== sierra ==
==> flow/design.v (excerpt) <==
module WorkingFinal(input clk, input reset, input wire[15:0] mem_rdata, output wire[15:0] mem_addr, output wire[15:0] mem_wdata, output wire mem_we, output wire halt);
	wire[15:0] MemOut, IRout, AluOutLo, AluOutHi, ALUInA, ALUInB, ALUInC, PCin, PCout, MemAddr, OutBusB, DMRout, RegWD1;
	wire ccpcwrite, ccirwrite, ccA, ccB, ccw1;
	wire[2:0] ccC, RFinB, curstate;
	wire[3:0] opcodereg, ccaluop;
	wire[15:0] LOout,Bout, RegWD2,OutBusA,OutBusC,Aout,Cout,PCSrcIn1,AluSrcCIn1,AluSrcCIn2,AluSrcCIn3,AluSrcCIn4;
	wire wNZ, wire1, PCwrite1,ccw2,ccpcwritecond,cciord,ccmemread,ccmemwrite,ccpcinit;
	wire[1:0] ccpcsource,ccmemtoreg;
	ctrlckt  cc (clk,reset,IRout[15:12],ccw1,ccw2,ccpcwritecond,ccpcwrite,cciord,ccmemread,ccmemwrite,ccmemtoreg,ccirwrite,ccA,ccB,ccC,ccpcsource,ccaluop,ccpcinit,opcodereg,curstate);
	and(wire1,ccpcwritecond,wNZ);
	or(PCwrite1,wire1,ccpcwrite);
	Register PC (PCin,16'd0,PCout,PCwrite1,ccpcinit,clk);
	Mux2to1 IorD (cciord,PCout,LOout,MemAddr);
	assign mem_addr = MemAddr;
	assign mem_wdata = Bout;
	assign mem_we = ccmemwrite;
	assign MemOut = mem_rdata;
	assign halt = (curstate == 3'b010) && (IRout[15:13] == 3'b111);
	IRlt ir1(clk,MemOut,ccirwrite,IRout);
	Register DMR(MemOut,16'd0,DMRout,1'b1,1'b0,clk);
	Mux4to1 MemToReg(ccmemtoreg,DMRout,LOout,PCout,16'd1,RegWD1);
	Mux4to1_3bit m4to13bit (IRout[5:3],IRout[11:9],IRout[15:14],RFinB);
	RegFile rfile1 (IRout[8:6],RFinB,IRout[2:0],IRout[11:9],RegWD1,RegWD2,OutBusA,OutBusB,OutBusC,ccw1,ccw2,clk);
	Register RegAluSrcA(OutBusA,16'd0,Aout,1'b1,1'b0,clk);
	Register RegAluSrcB(OutBusB,16'd0,Bout,1'b1,1'b0,clk);
	Register RegAluSrcC(OutBusC,16'd0,Cout,1'b1,1'b0,clk);
	shiftconcat conc (PCout,IRout[11:0],PCSrcIn1);
	Sext6b s6b (IRout[5:0], AluSrcCIn2);
	shift1 sh1 (AluSrcCIn2,AluSrcCIn1);
	Sext3b s3b (IRout[2:0], AluSrcCIn3);
	Zext6b z6b (IRout[5:0],AluSrcCIn4);
	Mux2to1 AluSrcA(ccA, PCout, Aout, ALUInA);
	Mux2to1 AluSrcB(ccB, 16'd2, Bout,ALUInB);
	Mux5to1 AluSrcC(ccC, Cout, AluSrcCIn1, AluSrcCIn2, AluSrcCIn3, AluSrcCIn4, ALUInC);
  ...
clock: 44.3 ns
lec_check: 0
abc_area: 1
cap_margin: 20
core_aspect_ratio: 0.83
core_margin: 4
core_utilization: 58
cts_cluster_diameter: 383
gpl_routability_driven: 1
max_routing_layer: met4
place_density_lb_addon: 0.2
slew_margin: 25
run.sh (not shown) runs the stock make flow with config.mk's settings and CLKGATE_MAP_FILE=.
## Diff of input files: xenon against sierra
Settings: SLEW_MARGIN changed from 25 to 20; CORE_UTILIZATION changed from 58 to 72; GPL_ROUTABILITY_DRIVEN removed (was 1); MAX_ROUTING_LAYER removed (was met4); CORE_MARGIN changed from 4 to 2; CTS_CLUSTER_DIAMETER removed (was 383); CORE_ASPECT_RATIO removed (was 0.83); PLACE_DENSITY_LB_ADDON removed (was 0.2); the clock period (ns, I/O delays scaled along) changed from 44.3 to 36.0.
==> results <==
xenon reports its capture point of the critical path as HI.D8.Q while sierra reports HI.D14.Q. xenon against sierra: relative slew slack went up 1.3 points, wire length went down 5600 um. Summary of xenon over sierra: count of buffering cells on the critical path with inverters included now larger, worst slack on hold paths now larger, cell count now smaller. xenon: no failed stages, no open violations at the end.
[inputs] tundra vs xenon
Settings: a change of CORE_UTILIZATION from 72 to 68; a deleted ABC_AREA that had been 1; an added CTS_CLUSTER_SIZE of 31; a change of the clock period (ns, I/O delays scaled along) from 36.0 to 29.1.
==> results <==
Setup WNS xenon -> tundra: worse
Both conditions hold for tundra: the flow ran to the end and the final layout passed the timing, design-rule and antenna checks.
Run comparison: tundra end point of the critical path PC.D0.Q; xenon end point of the critical path HI.D8.Q
Sequential-to-total area share from yosys stat delta for tundra relative to xenon: 1.2 points lower
Run comparison: xenon dominant non-sequential cell family after synthesis simple AND/OR/NAND/NOR gates; tundra dominant non-sequential cell family after synthesis AND-OR/OR-AND gates
The synthesized chip area reported by yosys of tundra exceeds that of xenon by about 5%.
### tundra -> garnet
Settings: SETUP_SLACK_MARGIN: unset -> 5.0; CTS_CLUSTER_SIZE: 31 -> unset; CORE_UTILIZATION: 68 -> 65; the clock period (ns, I/O delays scaled along): 29.1 -> 30.0.
--- outcome ---
Looking at tundra and garnet, the number of different library cells in the post-synthesis netlist is a wash.
Number of gates resized after cts in garnet is 238 above tundra.
FAIL garnet @ global routing (5_1_grt): tool exited with error
Area of the core: lower on tundra
Going from tundra to garnet, width of the die grew by a few percent.
Modified inputs, yarrow compared to garnet
Settings: putting MAX_ROUTING_LAYER at met4 where nothing was set; swapping 65 for 66 in CORE_UTILIZATION; putting CORE_ASPECT_RATIO at 1.81 where nothing was set; putting TNS_END_PERCENT at 5 where nothing was set.
[summary]
When the final numbers for garnet and yarrow were put side by side, the final HPWL from detailed placement turned out to be greater in yarrow.
From yarrow to garnet, post-synthesis sequential area ratio did not move at all.
None of the runs garnet and yarrow ends with a clean layout.
garnet did not finish: a tool error stopped it during global routing (5_1_grt).
Delta (yarrow minus garnet): number of buffers inserted to repair setup after CTS fell 31%, cell row count increased 33%.
The following lists how willow was set up differently from yarrow:
Settings: PLACE_DENSITY now 0.62, previously not set; SETUP_SLACK_MARGIN no longer set, was 5.0; CORE_ASPECT_RATIO no longer set, was 1.81; CORE_UTILIZATION now 69, was 66; the clock period (ns, I/O delays scaled along) now 25.7, was 30.0.
==> results <==
Summary of willow over yarrow: total half-perimeter wirelength after legalization and detailed placement -about 14%, core footprint decreased by 1800 um2 relative to the old numbers, overall die width moved up, routability-driven placement congestion ratio +7.7%. None of the runs willow and yarrow ends with a clean layout. The flow completed for willow, but it is not clean: the layout still shows negative setup slack. There was hardly any difference in net count after synthesis between yarrow and willow. For number of resized instances in the post-cts repair step, dividing the value from willow by the value from yarrow gives 0.43. willow against yarrow: area of the chip has decreased; cell row count has decreased; chip area estimate from yosys synthesis has remained practically unchanged.

========
WorkingFinal again, from the RTL that the note above started with.
## WorkingFinal
module WorkingFinal(input clk, input reset, input wire[15:0] mem_rdata, output wire[15:0] mem_addr, output wire[15:0] mem_wdata, output wire mem_we, output wire halt);
	wire[15:0] MemOut, IRout, AluOutLo, AluOutHi, ALUInA, ALUInB, ALUInC, PCin, PCout, MemAddr, OutBusB, DMRout, RegWD1;
	wire ccpcwrite, ccirwrite, ccA, ccB, ccw1;
	wire[2:0] ccC, RFinB, curstate;
	wire[3:0] opcodereg, ccaluop;
	wire[15:0] LOout,Bout, RegWD2,OutBusA,OutBusC,Aout,Cout,PCSrcIn1,AluSrcCIn1,AluSrcCIn2,AluSrcCIn3,AluSrcCIn4;
	wire wNZ, wire1, PCwrite1,ccw2,ccpcwritecond,cciord,ccmemread,ccmemwrite,ccpcinit;
	wire[1:0] ccpcsource,ccmemtoreg;
	ctrlckt  cc (clk,reset,IRout[15:12],ccw1,ccw2,ccpcwritecond,ccpcwrite,cciord,ccmemread,ccmemwrite,ccmemtoreg,ccirwrite,ccA,ccB,ccC,ccpcsource,ccaluop,ccpcinit,opcodereg,curstate);
	and(wire1,ccpcwritecond,wNZ);
	or(PCwrite1,wire1,ccpcwrite);
	Register PC (PCin,16'd0,PCout,PCwrite1,ccpcinit,clk);
	Mux2to1 IorD (cciord,PCout,LOout,MemAddr);
	assign mem_addr = MemAddr;
	assign mem_wdata = Bout;
	assign mem_we = ccmemwrite;
	assign MemOut = mem_rdata;
	assign halt = (curstate == 3'b010) && (IRout[15:13] == 3'b111);
	IRlt ir1(clk,MemOut,ccirwrite,IRout);
	Register DMR(MemOut,16'd0,DMRout,1'b1,1'b0,clk);
	Mux4to1 MemToReg(ccmemtoreg,DMRout,LOout,PCout,16'd1,RegWD1);
	Mux4to1_3bit m4to13bit (IRout[5:3],IRout[11:9],IRout[15:14],RFinB);
	RegFile rfile1 (IRout[8:6],RFinB,IRout[2:0],IRout[11:9],RegWD1,RegWD2,OutBusA,OutBusB,OutBusC,ccw1,ccw2,clk);
	Register RegAluSrcA(OutBusA,16'd0,Aout,1'b1,1'b0,clk);
	Register RegAluSrcB(OutBusB,16'd0,Bout,1'b1,1'b0,clk);
	Register RegAluSrcC(OutBusC,16'd0,Cout,1'b1,1'b0,clk);
	shiftconcat conc (PCout,IRout[11:0],PCSrcIn1);
	Sext6b s6b (IRout[5:0], AluSrcCIn2);
	shift1 sh1 (AluSrcCIn2,AluSrcCIn1);
	Sext3b s3b (IRout[2:0], AluSrcCIn3);
	Zext6b z6b (IRout[5:0],AluSrcCIn4);
	Mux2to1 AluSrcA(ccA, PCout, Aout, ALUInA);
	Mux2to1 AluSrcB(ccB, 16'd2, Bout,ALUInB);
  ...
clock: 27.0 ns
lec_check: 0
abc_area: 1
cap_margin: 10
cell_pad_in_sites_detail_placement: 0
cell_pad_in_sites_global_placement: 0
core_margin: 3
core_utilization: 70
cts_cluster_size: 80
gpl_routability_driven: 0
hold_slack_margin: 0.05
place_density: 0.6
slew_margin: 10
The baseline stopped in global routing (5_1_grt) (GRT-0232).
Then changed:
Settings changed: CAP_MARGIN 10 to 20, CELL_PAD_IN_SITES_DETAIL_PLACEMENT 0 to unset, CELL_PAD_IN_SITES_GLOBAL_PLACEMENT 0 to unset, CORE_MARGIN 3 to 2, CORE_UTILIZATION 70 to 64, CTS_CLUSTER_SIZE 80 to unset, GPL_ROUTABILITY_DRIVEN 0 to unset, HOLD_SLACK_MARGIN 0.05 to unset, PLACE_DENSITY 0.6 to unset, SLEW_MARGIN 10 to 20.
Clock period 27.0 ns to 39.6 ns, I/O delays scaled along.
Now the flow finished with timing, DRC and antenna clean.
Die area went up by 6.8%.
Synthesized area does not change.
Synthesized cell count does not change.
Then changed:
Settings changed: ABC_AREA 1 to unset, CORE_UTILIZATION 64 to 40.
Clock period 39.6 ns to 30.0 ns, I/O delays scaled along.
Result: Synthesized cell count came out lower by 10%. Worst hold slack is about the same. Utilization came out lower by 25 points. Final cell count barely changes. Cell area came out higher by 9.0%.
Then changed:
Settings changed: CORE_UTILIZATION 40 to 58, SETUP_SLACK_MARGIN set to 5.0, TNS_END_PERCENT set to 5.
After rerunning:
- The changed run produced a clean layout
- design area came out higher by 14%
- register-to-register slack gains 1.1 ns
- worst setup slack gains 1.1 ns
- clock skew is about the same
- synthesized cell count does not change
- sequential share of layout area came out lower by 2.6 points
